==> inputs of job 220 <==
==> flow/design.v (excerpt) <==
module top(
    clk,
    rst_n,
    ifm0,
    ifm1,
    ifm2,
    ifm0_en,
    ifm1_en,
    ifm2_en,
    w0,
    w1,
    w2,
    w0_en,
    w1_en,
    w2_en,
    obf0_rd_en,
    obf1_rd_en,
    obf2_rd_en,
    obf0_empty,
    obf1_empty,
    obf2_empty,
    obf0_full,
    obf1_full,
    obf2_full,
    obf0_err,
    obf1_err,
    obf2_err,
    obf0_out,
    obf1_out,
    obf2_out
);
Settings: LEC_CHECK=0, ABC_AREA=1, CAP_MARGIN=10, CORE_ASPECT_RATIO=1.24, CORE_MARGIN=2, CORE_UTILIZATION=47, CTS_CLUSTER_DIAMETER=56, GPL_ROUTABILITY_DRIVEN=1, GPL_TIMING_DRIVEN=0, MAX_ROUTING_LAYER=met4, MIN_ROUTING_LAYER=met2, PLACE_DENSITY=0.6, SETUP_SLACK_MARGIN=1.46, SLEW_MARGIN=10, TNS_END_PERCENT=80; clock period 5.0 ns.
run.sh (not shown) runs the stock make flow with config.mk's settings and CLKGATE_MAP_FILE=.
==> inputs of job 3837, as changes to job 220 <==
Settings changed: ABC_AREA 1 to default, CAP_MARGIN 10 to 20, CORE_ASPECT_RATIO 1.24 to default, CORE_UTILIZATION 47 to 72, CTS_CLUSTER_DIAMETER 56 to default, GPL_ROUTABILITY_DRIVEN 1 to default, GPL_TIMING_DRIVEN 0 to default, MAX_ROUTING_LAYER met4 to default, MIN_ROUTING_LAYER met2 to default, PLACE_DENSITY 0.6 to default, PLACE_DENSITY_LB_ADDON from default to 0.01, SETUP_SLACK_MARGIN 1.46 to default, SLEW_MARGIN 10 to 20, TNS_END_PERCENT 80 to 85.
==> flow/constraint.sdc (replaced) <==
create_clock -name core_clock -period 4.01 [get_ports {clk}]
set_input_delay 0.8020 -clock core_clock [delete_from_list [all_inputs] [get_ports {clk}]]
set_output_delay 0.8020 -clock core_clock [all_outputs]
set_load 0.01 [all_outputs]
==> inputs of job 102, as changes to job 220 <==
Settings changed: ABC_AREA 1 to 0, CAP_MARGIN 10 to 20, CELL_PAD_IN_SITES_DETAIL_PLACEMENT from default to 0, CORE_ASPECT_RATIO 1.24 to default, CORE_UTILIZATION 47 to 60, CTS_CLUSTER_DIAMETER 56 to default, CTS_CLUSTER_SIZE from default to 69, GPL_ROUTABILITY_DRIVEN 1 to default, GPL_TIMING_DRIVEN 0 to default, HOLD_SLACK_MARGIN from default to 0.07, MAX_ROUTING_LAYER met4 to default, MIN_ROUTING_LAYER met2 to default, PLACE_DENSITY 0.6 to default, SETUP_SLACK_MARGIN 1.46 to 0.26, SLEW_MARGIN 10 to 20, TNS_END_PERCENT 80 to 20.
==> flow/constraint.sdc (replaced) <==
create_clock -name core_clock -period 3.57 [get_ports {clk}]
set_input_delay 0.7140 -clock core_clock [delete_from_list [all_inputs] [get_ports {clk}]]
set_output_delay 0.7140 -clock core_clock [all_outputs]
set_load 0.01 [all_outputs]
==> inputs of job 1238, as changes to job 220 <==
Settings changed: ABC_AREA 1 to default, CAP_MARGIN 10 to 20, CORE_ASPECT_RATIO 1.24 to default, CORE_UTILIZATION 47 to 69, CTS_CLUSTER_DIAMETER 56 to default, GPL_ROUTABILITY_DRIVEN 1 to default, GPL_TIMING_DRIVEN 0 to default, HOLD_SLACK_MARGIN from default to -0.1, MAX_ROUTING_LAYER met4 to default, MIN_ROUTING_LAYER met2 to default, SETUP_SLACK_MARGIN 1.46 to default, SLEW_MARGIN 10 to 20, TNS_END_PERCENT 80 to default.
==> flow/constraint.sdc (replaced) <==
create_clock -name core_clock -period 4.1 [get_ports {clk}]
set_input_delay 0.8200 -clock core_clock [delete_from_list [all_inputs] [get_ports {clk}]]
set_output_delay 0.8200 -clock core_clock [all_outputs]
set_load 0.01 [all_outputs]
==> run summary <==
Implementation progress

In this run, power in the clock network comes to between 9000 and 10000 µW. After synthesis, the largest family of logic cells by area is simple AND/OR/NAND/NOR gates. The post-synthesis average cell area stands at roughly 8.3 µm². The final cycle utilization of the critical path stands at approximately four fifths. The run finished with no timing, DRC or antenna violations. The die boundary height stands at ~430 µm. After layout, the setup clock skew is reported as about 0.027 ns.
-- figures above: job 220

==> run summary <==
Implementation progress

In this run the layout check failures are hold timing, setup timing. The end-of-flow timing check tallies setup violations at approximately 43. Across all hold checks on the routed design, the worst slack comes to -0.0136 ns. Per the final timing report, the hold violations number 8. Once routing completed, OpenROAD measured the worst setup slack at -0.295 ns. The flow ran to the end, but the layout failed its checks.
-- figures above: job 1238

==> run summary <==
Implementation progress

The power report attributes to the combinational group a share of 57.0%. The die boundary height stands at between 300 and 400 µm. The synthesis run identifies the leading combinational cell family as adder cells. The report lists the violated layout checks as setup timing.

The setup-violating endpoint count in the final report stands at approximately 84. The final timing report lists clock skew as 0.0202 ns. The flow ran to the end, but the layout failed its checks.

The flow reports power dissipated in the clock network as roughly 12000 µW. The post-synthesis average cell area stands at 10.4 µm². The final worst slack stands at -0.720 ns.
-- figures above: job 102

==> run summary <==
Implementation progress

The flow ran to the end, but the layout failed its checks. A clean result was blocked by setup timing. Per the finish-stage timing summary, setup violations number around 67.

The final worst slack stands at -0.612 ns. The worst-case clock skew stands at between 0.015 and 0.02 ns. In the synthesized netlist, the dominant kind of combinational cell is adder cells.
-- figures above: job 3837


* * *

==> cedar <==
Starting RTL as in the previous note.
make LEC_CHECK=0 ABC_AREA=0 CAP_MARGIN=10 CORE_MARGIN=2 CORE_UTILIZATION=47 CTS_CLUSTER_DIAMETER=56 GPL_ROUTABILITY_DRIVEN=1 GPL_TIMING_DRIVEN=0 MAX_ROUTING_LAYER=met4 MIN_ROUTING_LAYER=met1 PLACE_DENSITY=0.6 SETUP_SLACK_MARGIN=1.46 SLEW_MARGIN=20 TNS_END_PERCENT=80 finish   # period 5.0 ns
==> lagoon (differences from cedar) <==
- ABC_AREA: 0 -> default
- CAP_MARGIN: 10 -> 20
- CORE_UTILIZATION: 47 -> 70
- CTS_CLUSTER_DIAMETER: 56 -> default
- CTS_CLUSTER_SIZE: default -> 42
- GPL_ROUTABILITY_DRIVEN: 1 -> default
- GPL_TIMING_DRIVEN: 0 -> default
- MAX_ROUTING_LAYER: met4 -> default
- MIN_ROUTING_LAYER: met1 -> default
- PLACE_DENSITY: 0.6 -> default
- SETUP_SLACK_MARGIN: 1.46 -> -0.25
- TNS_END_PERCENT: 80 -> default
==> flow/constraint.sdc (replaced) <==
create_clock -name core_clock -period 3.72 [get_ports {clk}]
set_input_delay 0.7440 -clock core_clock [delete_from_list [all_inputs] [get_ports {clk}]]
set_output_delay 0.7440 -clock core_clock [all_outputs]
set_load 0.01 [all_outputs]
==> tundra (differences from cedar) <==
- ABC_AREA: 0 -> default
- CAP_MARGIN: 10 -> 20
- CORE_UTILIZATION: 47 -> 40
- CTS_CLUSTER_DIAMETER: 56 -> default
- GPL_ROUTABILITY_DRIVEN: 1 -> default
- GPL_TIMING_DRIVEN: 0 -> default
- MAX_ROUTING_LAYER: met4 -> default
- MIN_ROUTING_LAYER: met1 -> default
- SETUP_SLACK_MARGIN: 1.46 -> 0.88
- TNS_END_PERCENT: 80 -> default
==> flow/constraint.sdc (replaced) <==
create_clock -name core_clock -period 4.79 [get_ports {clk}]
set_input_delay 0.9580 -clock core_clock [delete_from_list [all_inputs] [get_ports {clk}]]
set_output_delay 0.9580 -clock core_clock [all_outputs]
set_load 0.01 [all_outputs]
==> results <==
| metric | lagoon | tundra | cedar |
|---|---|---|---|
| Outcome | complete, but fails checks | complete, no violations | complete, no violations |
| Violated checks | setup timing | - | - |
| Reg2Reg Launch Point | ifm_bus1.data_l2[3] | ifm_bus0.data_l2[1] | ifm_bus1.data_l0[5] |
| Dpl hpwl | 123000 um | 125000 um | 132000 um |
| Number of global-route vias before repair | 52243 | 47892 | 48783 |
| Total cell area at the placement stage | 70100 um^2 | 67600 um^2 | 68100 um^2 |
| Slew of the pin with the lowest slew margin | 1.05 ns | 1.11 ns | 1.04 ns |
| Total power density per cell area | 803 nW/um^2 | 586 nW/um^2 | 573 nW/um^2 |
| Setup WS post-layout | -0.704 ns | 0.441 ns | 0.495 ns |
| Count of buffering cells on the critical path with inverters included | 3 | 2 | 3 |
| Setup slack at placement | -0.775 ns | 0.191 ns | 0.221 ns |
| Worst Hold Class | register to register | input pin to asynchronous set/reset pin | input pin to asynchronous set/reset pin |
| Worst setup path endpoint | pe12.sum[14] | pe02.sum[14] | pe10.sum[15] |
| Sequential cell area in the final layout | 27700 um^2 | 27800 um^2 | 27800 um^2 |
| Inst Count DP | 7727 | 8144 | 7966 |
| Data arrival time of the critical path | 5.01 ns | 5.00 ns | 5.16 ns |
| Switching part of the total | 39.7% | 39.4% | 38.9% |
| Comb area share | 43.5% | 44.0% | 44.1% |
| 1st-iter DRT viols | 6928 | 4415 | 5637 |
| Post-CTS Repair Setup Buffers | 108 | 202 | 166 |
| Tapcells inserted | 1176 | 2072 | 1768 |
| Clk_skew | 0.0262 ns | 0.0610 ns | 0.0280 ns |
| Met3 wire length | 17900 um | 11700 um | 15300 um |

* * *

==> job 3850 <==
Starting RTL as in the previous note.
clock: 5.0 ns
lec_check: 0
abc_area: 1
cap_margin: 20
core_margin: 2
core_utilization: 47
cts_cluster_diameter: 56
gpl_routability_driven: 0
gpl_timing_driven: 0
max_routing_layer: met4
place_density: 0.6
slew_margin: 20
tns_end_percent: 80
==> job 4437: changes against job 3850 <==
==> flow/config.mk (replaced) <==
export PLATFORM = sky130hd
export DESIGN_NAME = top
export DESIGN_NICKNAME = top
export VERILOG_FILES = /design/flow/design.v
export SDC_FILE = /design/flow/constraint.sdc
export NUM_CORES = 4
export LEC_CHECK = 0
export CAP_MARGIN = 20
export CORE_MARGIN = 2
export CORE_UTILIZATION = 30
export PLACE_DENSITY = 0.6
export SLEW_MARGIN = 20
==> flow/constraint.sdc (replaced) <==
create_clock -name core_clock -period 5.75 [get_ports {clk}]
set_input_delay 1.1500 -clock core_clock [delete_from_list [all_inputs] [get_ports {clk}]]
set_output_delay 1.1500 -clock core_clock [all_outputs]
set_load 0.01 [all_outputs]
==> job 3876: changes against job 3850 <==
==> flow/config.mk (replaced) <==
export PLATFORM = sky130hd
export DESIGN_NAME = top
export DESIGN_NICKNAME = top
export VERILOG_FILES = /design/flow/design.v
export SDC_FILE = /design/flow/constraint.sdc
export NUM_CORES = 4
export LEC_CHECK = 0
export ABC_AREA = 0
export CAP_MARGIN = 20
export CELL_PAD_IN_SITES_DETAIL_PLACEMENT = 0
export CORE_MARGIN = 2
export CORE_UTILIZATION = 72
export CTS_CLUSTER_SIZE = 69
export HOLD_SLACK_MARGIN = 0.07
export PLACE_DENSITY = 0.79
export SETUP_SLACK_MARGIN = -0.19
export SLEW_MARGIN = 20
export TNS_END_PERCENT = 100
==> flow/constraint.sdc (replaced) <==
create_clock -name core_clock -period 3.6 [get_ports {clk}]
set_input_delay 0.7200 -clock core_clock [delete_from_list [all_inputs] [get_ports {clk}]]
set_output_delay 0.7200 -clock core_clock [all_outputs]
set_load 0.01 [all_outputs]
==> notes <==
Job 4437 produced a clean layout. Job 3850 finished with timing, DRC and antenna clean. Job 3876 finished with setup timing left. Of job 3850 and job 3876, job 3876 has the higher sequential power (gap about 27%, measured against job 3876). Fmax, lowest first: job 3876, job 4437, job 3850. In job 4437 the synthesized cell count is lower than in job 3850, by about 25%. Between job 3876 and job 3850, the lower clock power is in job 3850 (gap about 20%, measured against job 3850). Design area: job 4437 < job 3850 < job 3876.
==> figures <==
metric	job 3850	job 4437	job 3876
Post-Layout Cell Count	10400	9049	8123
Total length of routed met3 wires	9310 um	13200 um	24500 um
Taps Inserted	1903	2805	1155
Power dissipated in sequential cells	10.1 mW	8.67 mW	13.9 mW
Number of global-route vias before repair	52400	47600	53600
Run status	no timing/DRC/antenna violations	no timing/DRC/antenna violations	complete, but fails checks
Violated checks	-	-	setup timing
Chip Footprint	147000 um2	215000 um2	90300 um2
CTS hold repair buffers	0	0	1
Routed wire length	181000 um	177000 um	206000 um
Number of rows in the core area	139	168	108
RSZ-0062 raised after global routing	no	no	yes
Power and IR drop assume default switching activity.
